==> inputs of job 4900 <==
Design DotProduct, start of the top module:
module DotProduct(  
  input         clock,  
  input  [7:0]  io_a_0,
  input  [7:0]  io_a_1,
  input  [7:0]  io_a_2,
  input  [7:0]  io_a_3,
  input  [7:0]  io_a_4,
  input  [7:0]  io_a_5,
  input  [7:0]  io_a_6,
  input  [7:0]  io_a_7,
  input  [7:0]  io_a_8,
  input  [7:0]  io_a_9,
  input  [7:0]  io_a_10,
  input  [7:0]  io_a_11,
  input  [7:0]  io_a_12,
  input  [7:0]  io_a_13,
  input  [7:0]  io_a_14,
  input  [7:0]  io_a_15,
  input  [7:0]  io_b_0,  
  input  [7:0]  io_b_1,  
  input  [7:0]  io_b_2,  
  input  [7:0]  io_b_3,  
  input  [7:0]  io_b_4,  
  input  [7:0]  io_b_5,  
  input  [7:0]  io_b_6,  
  input  [7:0]  io_b_7,  
  input  [7:0]  io_b_8,  
  input  [7:0]  io_b_9,  
  input  [7:0]  io_b_10,  
  input  [7:0]  io_b_11,  
  input  [7:0]  io_b_12,  
  input  [7:0]  io_b_13,  
  input  [7:0]  io_b_14,  
  input  [7:0]  io_b_15,  
  output [20:0] io_y  
);
export LEC_CHECK = 0
export CAP_MARGIN = 20
export CORE_MARGIN = 2
export CORE_UTILIZATION = 72
export CTS_CLUSTER_DIAMETER = 42
export PLACE_DENSITY_LB_ADDON = 0.2
export SETUP_SLACK_MARGIN = 0.63
export SLEW_MARGIN = 20
create_clock -name core_clock -period 4.24 [get_ports {clock}]
run.sh (not shown) runs the stock make flow with config.mk's settings and CLKGATE_MAP_FILE=.
==> inputs of job 9780, as changes to job 4900 <==
CAP_MARGIN = 30   (was 20)
CTS_CLUSTER_DIAMETER = 270   (was 42)
MAX_ROUTING_LAYER = met4   (was not set)
PLACE_DENSITY_LB_ADDON = not set   (was 0.2)
SETUP_SLACK_MARGIN = not set   (was 0.63)
==> flow/constraint.sdc (replaced) <==
create_clock -name core_clock -period 3.72 [get_ports {clock}]
set_input_delay 0.7440 -clock core_clock [delete_from_list [all_inputs] [get_ports {clock}]]
set_output_delay 0.7440 -clock core_clock [all_outputs]
set_load 0.01 [all_outputs]
==> comparison table <==
metric	job 4900	job 9780
Run status	complete, but fails checks	complete, but fails checks
Layout check failures	negative setup slack	negative setup slack
Post-DP HPWL	113 mm	122 mm
Post-route setup slack	-0.112 ns	-1.30 ns
Fin cells	8736	9317
Area used by multi-input combinational logic	0.0491 mm2	0.0499 mm2
Largest net degree at the start of global routing	17	18
Sw frac	0.454	0.469
Clock-cell share	0.0485	0.0354
First-pass DRT Iterations	7	9
Number of warnings in the stage logs	29	31
Total sequential power	11.7 mW	13.5 mW
Via-to-Cell Ratio	5.77	6.22
Layout non-clock buf frac	0.0540	0.107
Worst slew slack as a fraction of its limit	0.563	0.105
Routed wire length per instance	19.3 um	24.0 um

---

==> inputs of build 12 <==
DotProduct again, from the RTL that the note above started with.
==> flow/config.mk <==
export PLATFORM = sky130hd
export DESIGN_NAME = DotProduct
export DESIGN_NICKNAME = DotProduct
export VERILOG_FILES = /design/flow/design.v
export SDC_FILE = /design/flow/constraint.sdc
export NUM_CORES = 4
export LEC_CHECK = 0
export ABC_AREA = 1
export CAP_MARGIN = 5
export CORE_MARGIN = 5
export CORE_UTILIZATION = 15
export GPL_TIMING_DRIVEN = 1
export MIN_ROUTING_LAYER = met1
export PLACE_DENSITY = 0.53
export SETUP_SLACK_MARGIN = 0.05
export SLEW_MARGIN = 40
export TNS_END_PERCENT = 20
==> flow/constraint.sdc <==
create_clock -name core_clock -period 8.51 [get_ports {clock}]
set_input_delay 1.7020 -clock core_clock [delete_from_list [all_inputs] [get_ports {clock}]]
set_output_delay 1.7020 -clock core_clock [all_outputs]
set_load 0.01 [all_outputs]
==> trial 33: changes against build 12 <==
==> flow/config.mk (replaced) <==
export PLATFORM = sky130hd
export DESIGN_NAME = DotProduct
export DESIGN_NICKNAME = DotProduct
export VERILOG_FILES = /design/flow/design.v
export SDC_FILE = /design/flow/constraint.sdc
export NUM_CORES = 4
export LEC_CHECK = 0
export CAP_MARGIN = 30
export CORE_MARGIN = 2
export CORE_UTILIZATION = 72
export MAX_ROUTING_LAYER = met4
export SLEW_MARGIN = 20
==> flow/constraint.sdc (replaced) <==
create_clock -name core_clock -period 3.79 [get_ports {clock}]
set_input_delay 0.7580 -clock core_clock [delete_from_list [all_inputs] [get_ports {clock}]]
set_output_delay 0.7580 -clock core_clock [all_outputs]
set_load 0.01 [all_outputs]
==> qor summary <==
item	trial 33	build 12
#MultiIn Comb	4676	6040
Number of antenna violations at the first check in global routing	10	26
GR Layer Usage met3	5.75%	1.22%
Largest fanout on the critical path	7	5
Antenna diode count	8	15
Detail-routed via count per cell	5.89	3.37
Area of the mapped netlist	0.0663 mm^2	0.0731 mm^2
Cell resize tally after clock tree synthesis	654	0
Worst endpoint required time	4.41 ns	6.81 ns
Outcome	complete, but fails checks	timing/DRC/antenna clean
Reasons for failing layout checks	setup timing	-
Actual slew at the worst max-slew pin	0.668 ns	0.631 ns
Share of final layout cell area taken by non-clock buffers	10.3%	3.23%
Fraction of area in clock buffers and inverters	3.54%	4.06%
Top area contributor share	27.0%	24.5%
Final setup violation count	105	0
Final setup slack of the worst path	-0.525 ns	3.57 ns

---

==> inputs of run a <==
Starting RTL as in the previous note.
Settings: LEC_CHECK=0, ABC_AREA=1, CAP_MARGIN=20, CELL_PAD_IN_SITES_GLOBAL_PLACEMENT=3, CORE_MARGIN=3, CORE_UTILIZATION=40, CTS_CLUSTER_DIAMETER=54, GPL_TIMING_DRIVEN=0, MIN_ROUTING_LAYER=met2, PLACE_DENSITY_LB_ADDON=0.04, SLEW_MARGIN=0; clock period 4.94 ns.
==> run b: changes against run a <==
==> flow/config.mk (replaced) <==
export PLATFORM = sky130hd
export DESIGN_NAME = DotProduct
export DESIGN_NICKNAME = DotProduct
export VERILOG_FILES = /design/flow/design.v
export SDC_FILE = /design/flow/constraint.sdc
export NUM_CORES = 4
export LEC_CHECK = 0
export CAP_MARGIN = 30
export CORE_MARGIN = 2
export CORE_UTILIZATION = 72
export GPL_TIMING_DRIVEN = 1
export MAX_ROUTING_LAYER = met4
export SLEW_MARGIN = 10
==> flow/constraint.sdc (replaced) <==
create_clock -name core_clock -period 3.77 [get_ports {clock}]
set_input_delay 0.7540 -clock core_clock [delete_from_list [all_inputs] [get_ports {clock}]]
set_output_delay 0.7540 -clock core_clock [all_outputs]
set_load 0.01 [all_outputs]
==> run c: changes against run a <==
==> flow/config.mk (replaced) <==
export PLATFORM = sky130hd
export DESIGN_NAME = DotProduct
export DESIGN_NICKNAME = DotProduct
export VERILOG_FILES = /design/flow/design.v
export SDC_FILE = /design/flow/constraint.sdc
export NUM_CORES = 4
export LEC_CHECK = 0
export CAP_MARGIN = 20
export CORE_MARGIN = 10
export CORE_UTILIZATION = 40
export MIN_ROUTING_LAYER = met1
export SLEW_MARGIN = 40
export TNS_END_PERCENT = 95
==> flow/constraint.sdc (replaced) <==
create_clock -name core_clock -period 5.0 [get_ports {clock}]
set_input_delay 1.0000 -clock core_clock [delete_from_list [all_inputs] [get_ports {clock}]]
set_output_delay 1.0000 -clock core_clock [all_outputs]
set_load 0.01 [all_outputs]
==> run d: changes against run a <==
==> flow/config.mk (replaced) <==
export PLATFORM = sky130hd
export DESIGN_NAME = DotProduct
export DESIGN_NICKNAME = DotProduct
export VERILOG_FILES = /design/flow/design.v
export SDC_FILE = /design/flow/constraint.sdc
export NUM_CORES = 4
export LEC_CHECK = 0
export ABC_AREA = 1
export CAP_MARGIN = 20
export CORE_ASPECT_RATIO = 0.5
export CORE_MARGIN = 2
export CORE_UTILIZATION = 72
export CTS_CLUSTER_DIAMETER = 261
export CTS_CLUSTER_SIZE = 99
export SLEW_MARGIN = 20
export TNS_END_PERCENT = 5
==> flow/constraint.sdc (replaced) <==
create_clock -name core_clock -period 1.25 [get_ports {clock}]
set_input_delay 0.2500 -clock core_clock [delete_from_list [all_inputs] [get_ports {clock}]]
set_output_delay 0.2500 -clock core_clock [all_outputs]
set_load 0.01 [all_outputs]
==> qor summary <==
| metric | run b | run d | run c | run a |
|---|---|---|---|---|
| Status | failed layout checks | did not finish | complete, no violations | complete, no violations |
| Last stage reached | - | global routing | - | - |
| Violated checks | negative setup slack | - | - | - |
| Number of design rule violations left after detail routing | 0 | - | 0 | 0 |
| Post-layout instance area | 0.0841 mm² | - | 0.0751 mm² | 0.0829 mm² |
| Insertion delay to the later sink of the worst-skew pair | 0.68 ns | - | 0.72 ns | 0.78 ns |
| Relative contribution of the clock network to total power | 10.7% | - | 14.5% | 15.2% |
| WL met3 | 15300 µm | - | 4470 µm | 68800 µm |
| Synth Area in Simple Gates | 14.4% | 19.4% | 14.4% | 19.4% |
| Placer congestion estimate | 0.910 | 0.927 | 0.840 | 0.883 |
| Effective utilization at floorplan | 72.5% | 72.8% | 40.2% | 40.3% |
| Area growth from synthesis to layout | 26.8% | - | 13.2% | 13.4% |
| Arr. time, crit path | 5.06 ns | - | 3.71 ns | 5.24 ns |
| Post-placement setup slack | -0.473 ns | -2.79 ns | 0.342 ns | 0.370 ns |
| Sequential area share after synthesis | 22.9% | 20.8% | 22.9% | 20.8% |

---

==> inputs of exp/indigo <==
Starting RTL as in the previous note.
Design DotProduct, start of the top module:
module DotProduct(  
  input         clock,  
  input  [7:0]  io_a_0,
  input  [7:0]  io_a_1,
  input  [7:0]  io_a_2,
  input  [7:0]  io_a_3,
  input  [7:0]  io_a_4,
  input  [7:0]  io_a_5,
  input  [7:0]  io_a_6,
  input  [7:0]  io_a_7,
  input  [7:0]  io_a_8,
  input  [7:0]  io_a_9,
  input  [7:0]  io_a_10,
  input  [7:0]  io_a_11,
  input  [7:0]  io_a_12,
  input  [7:0]  io_a_13,
  input  [7:0]  io_a_14,
  input  [7:0]  io_a_15,
  input  [7:0]  io_b_0,  
  input  [7:0]  io_b_1,  
  input  [7:0]  io_b_2,  
  input  [7:0]  io_b_3,  
  input  [7:0]  io_b_4,  
  input  [7:0]  io_b_5,  
  input  [7:0]  io_b_6,  
  input  [7:0]  io_b_7,  
  input  [7:0]  io_b_8,  
  input  [7:0]  io_b_9,  
  input  [7:0]  io_b_10,  
  input  [7:0]  io_b_11,  
  input  [7:0]  io_b_12,  
  input  [7:0]  io_b_13,  
  input  [7:0]  io_b_14,  
  input  [7:0]  io_b_15,  
  output [20:0] io_y  
);
Settings: LEC_CHECK=0, CAP_MARGIN=10, CORE_MARGIN=2, CORE_UTILIZATION=72, CTS_CLUSTER_DIAMETER=29, HOLD_SLACK_MARGIN=-0.09, MAX_ROUTING_LAYER=met4, SETUP_SLACK_MARGIN=1.19, SLEW_MARGIN=20; clock period 4.08 ns.
==> inputs of exp/amber, as changes to exp/indigo <==
- CAP_MARGIN: 10 -> 20
- CORE_UTILIZATION: 72 -> 40
- CTS_CLUSTER_DIAMETER: 29 -> default
- HOLD_SLACK_MARGIN: -0.09 -> default
- MAX_ROUTING_LAYER: met4 -> default
- SETUP_SLACK_MARGIN: 1.19 -> -0.27
==> flow/constraint.sdc (replaced) <==
create_clock -name core_clock -period 4.77 [get_ports {clock}]
set_input_delay 0.9540 -clock core_clock [delete_from_list [all_inputs] [get_ports {clock}]]
set_output_delay 0.9540 -clock core_clock [all_outputs]
set_load 0.01 [all_outputs]
==> inputs of exp/zinc, as changes to exp/indigo <==
- CAP_MARGIN: 10 -> 20
- CTS_CLUSTER_DIAMETER: 29 -> 400
- HOLD_SLACK_MARGIN: -0.09 -> default
- MAX_ROUTING_LAYER: met4 -> default
- SETUP_SLACK_MARGIN: 1.19 -> default
==> flow/constraint.sdc (replaced) <==
create_clock -name core_clock -period 3.86 [get_ports {clock}]
set_input_delay 0.7720 -clock core_clock [delete_from_list [all_inputs] [get_ports {clock}]]
set_output_delay 0.7720 -clock core_clock [all_outputs]
set_load 0.01 [all_outputs]
==> results <==
Cell count, lowest first: exp/indigo, exp/zinc, exp/amber. Non-clock buffer count: exp/amber < exp/indigo < exp/zinc. Via count: exp/amber is smaller than exp/indigo (about 14%). Sequential power: exp/zinc > exp/indigo > exp/amber. Clock skew, lowest first: exp/indigo, exp/amber, exp/zinc. Against exp/zinc, the first-iteration DRC count of exp/amber is lower by 62%. Synthesized area is the same in exp/amber and exp/indigo. Between exp/amber and exp/zinc, the lower worst hold slack is in exp/amber (gap 0.0049 ns). In exp/amber the global-route usage is lower than in exp/zinc, by 20 points. exp/zinc completed, yet does not pass: negative setup slack. exp/amber finished but failed the layout checks on negative setup slack. exp/indigo completed and failed the layout checks on negative setup slack.
==> figures <==
Bufs and invs on worst path: exp/zinc 5; exp/indigo 3; exp/amber 2
RR Endpoint: exp/zinc a_0_0.rA[14]; exp/indigo a_0_7.rB[15]; exp/amber a_0_3.rA[14]
Total iterations of the first detailed-routing run: exp/zinc 8; exp/indigo 6; exp/amber 5
Portion of total power attributed to sequential cells: exp/zinc 15.7%; exp/indigo 15.5%; exp/amber 20.0%
Vias per cell: exp/zinc 6.05; exp/indigo 5.90; exp/amber 4.72
Post-layout worst setup margin: exp/zinc -0.557 ns; exp/indigo -0.451 ns; exp/amber -0.235 ns
Worst Hold End: exp/zinc a_1_3.rA[0]; exp/indigo a_2_1.rA[0]; exp/amber a_1_1.rA[0]
Power consumed by combinational cells: exp/zinc 60.8 mW; exp/indigo 52.9 mW; exp/amber 33.9 mW
Number of antenna cells inserted: exp/zinc 5; exp/indigo 5; exp/amber 3
Met3 Wirelength: exp/zinc 17400 microns; exp/indigo 13500 microns; exp/amber 5960 microns
Total via count after detailed routing: exp/zinc 56.2k; exp/indigo 52.7k; exp/amber 45.1k
Clock-pin slew on the worst setup and hold paths: exp/zinc 0.06 ns; exp/indigo 0.05 ns; exp/amber 0.06 ns
Wire length of the first global-routing pass: exp/zinc 281000 microns; exp/indigo 278000 microns; exp/amber 236000 microns
Status: exp/zinc complete, but fails checks; exp/indigo complete, but fails checks; exp/amber complete, but fails checks
Layout check failures: exp/zinc negative setup slack; exp/indigo negative setup slack; exp/amber negative setup slack
Switching fraction of total power: exp/zinc 46.2%; exp/indigo 44.9%; exp/amber 44.3%
Classification of the worst setup path: exp/zinc register to register; exp/indigo register to register; exp/amber register to output pin
Crit-path max cell delay: exp/zinc 0.54 ns; exp/indigo 0.68 ns; exp/amber 0.66 ns
Placement Setup Slack: exp/zinc -0.413 ns; exp/indigo -0.143 ns; exp/amber 0.0489 ns
Total of fill cells in the finished design: exp/zinc 3246; exp/indigo 3607; exp/amber 15.8k
Critical path endpoint: exp/zinc a_0_0.rA[14]; exp/indigo a_0_7.rB[15]; exp/amber io_y[14]

---

==> inputs of willow <==
DotProduct again, from the RTL that the note above started with.
Settings: LEC_CHECK=0, ABC_AREA=1, CAP_MARGIN=20, CORE_MARGIN=2, CORE_UTILIZATION=72, CTS_CLUSTER_DIAMETER=261, CTS_CLUSTER_SIZE=99, SLEW_MARGIN=20; clock period 1.34 ns.
==> sierra (differences from willow) <==
- ABC_AREA: 1 -> default
- CORE_UTILIZATION: 72 -> 21
- CTS_CLUSTER_DIAMETER: 261 -> default
- CTS_CLUSTER_SIZE: 99 -> default
==> flow/constraint.sdc (replaced) <==
create_clock -name core_clock -period 4.77 [get_ports {clock}]
set_input_delay 0.9540 -clock core_clock [delete_from_list [all_inputs] [get_ports {clock}]]
set_output_delay 0.9540 -clock core_clock [all_outputs]
set_load 0.01 [all_outputs]
==> results <==
willow did not get past 5_1_grt, error GRT-0116. sierra produced a clean layout.
The die size of sierra is 3.1 times that of willow.
Of sierra and willow, willow has the higher area after synthesis (gap 9.2%, measured against willow).
Between sierra and willow, the lower synthesized cell count is in sierra (gap 29%, measured against willow).
==> figures <==
item                                                      sierra                     willow
Total of cells resized after clock tree synthesis              4                       1109
XORs/XNORs by Area                                         5.41%                      3.44%
DP Worst Slack                                            305 ps                   -2780 ps
Buffers inserted by post-CTS timing repair                     0                        100
Sequential element share of the synthesized area           22.9%                      20.8%
Clock buffer count from CTS                                  103                         11
Number of cells after detailed placement                   11338                      12153
HPWL after detailed placement                          129000 um                  174000 um
Adders+Majority by Area                                    40.5%                      36.8%
Cell area after synthesis                            66300 sq um                73100 sq um
Post-synth net total                                        8755                      11574
Area share of the largest cell type after synthesis        27.0%                      24.5%
Result of the run                       timing/DRC/antenna clean  aborted with a tool error
Last stage reached                                             -                    5_1_grt
No activity file was given, so power comes from the tool's default toggle rates.
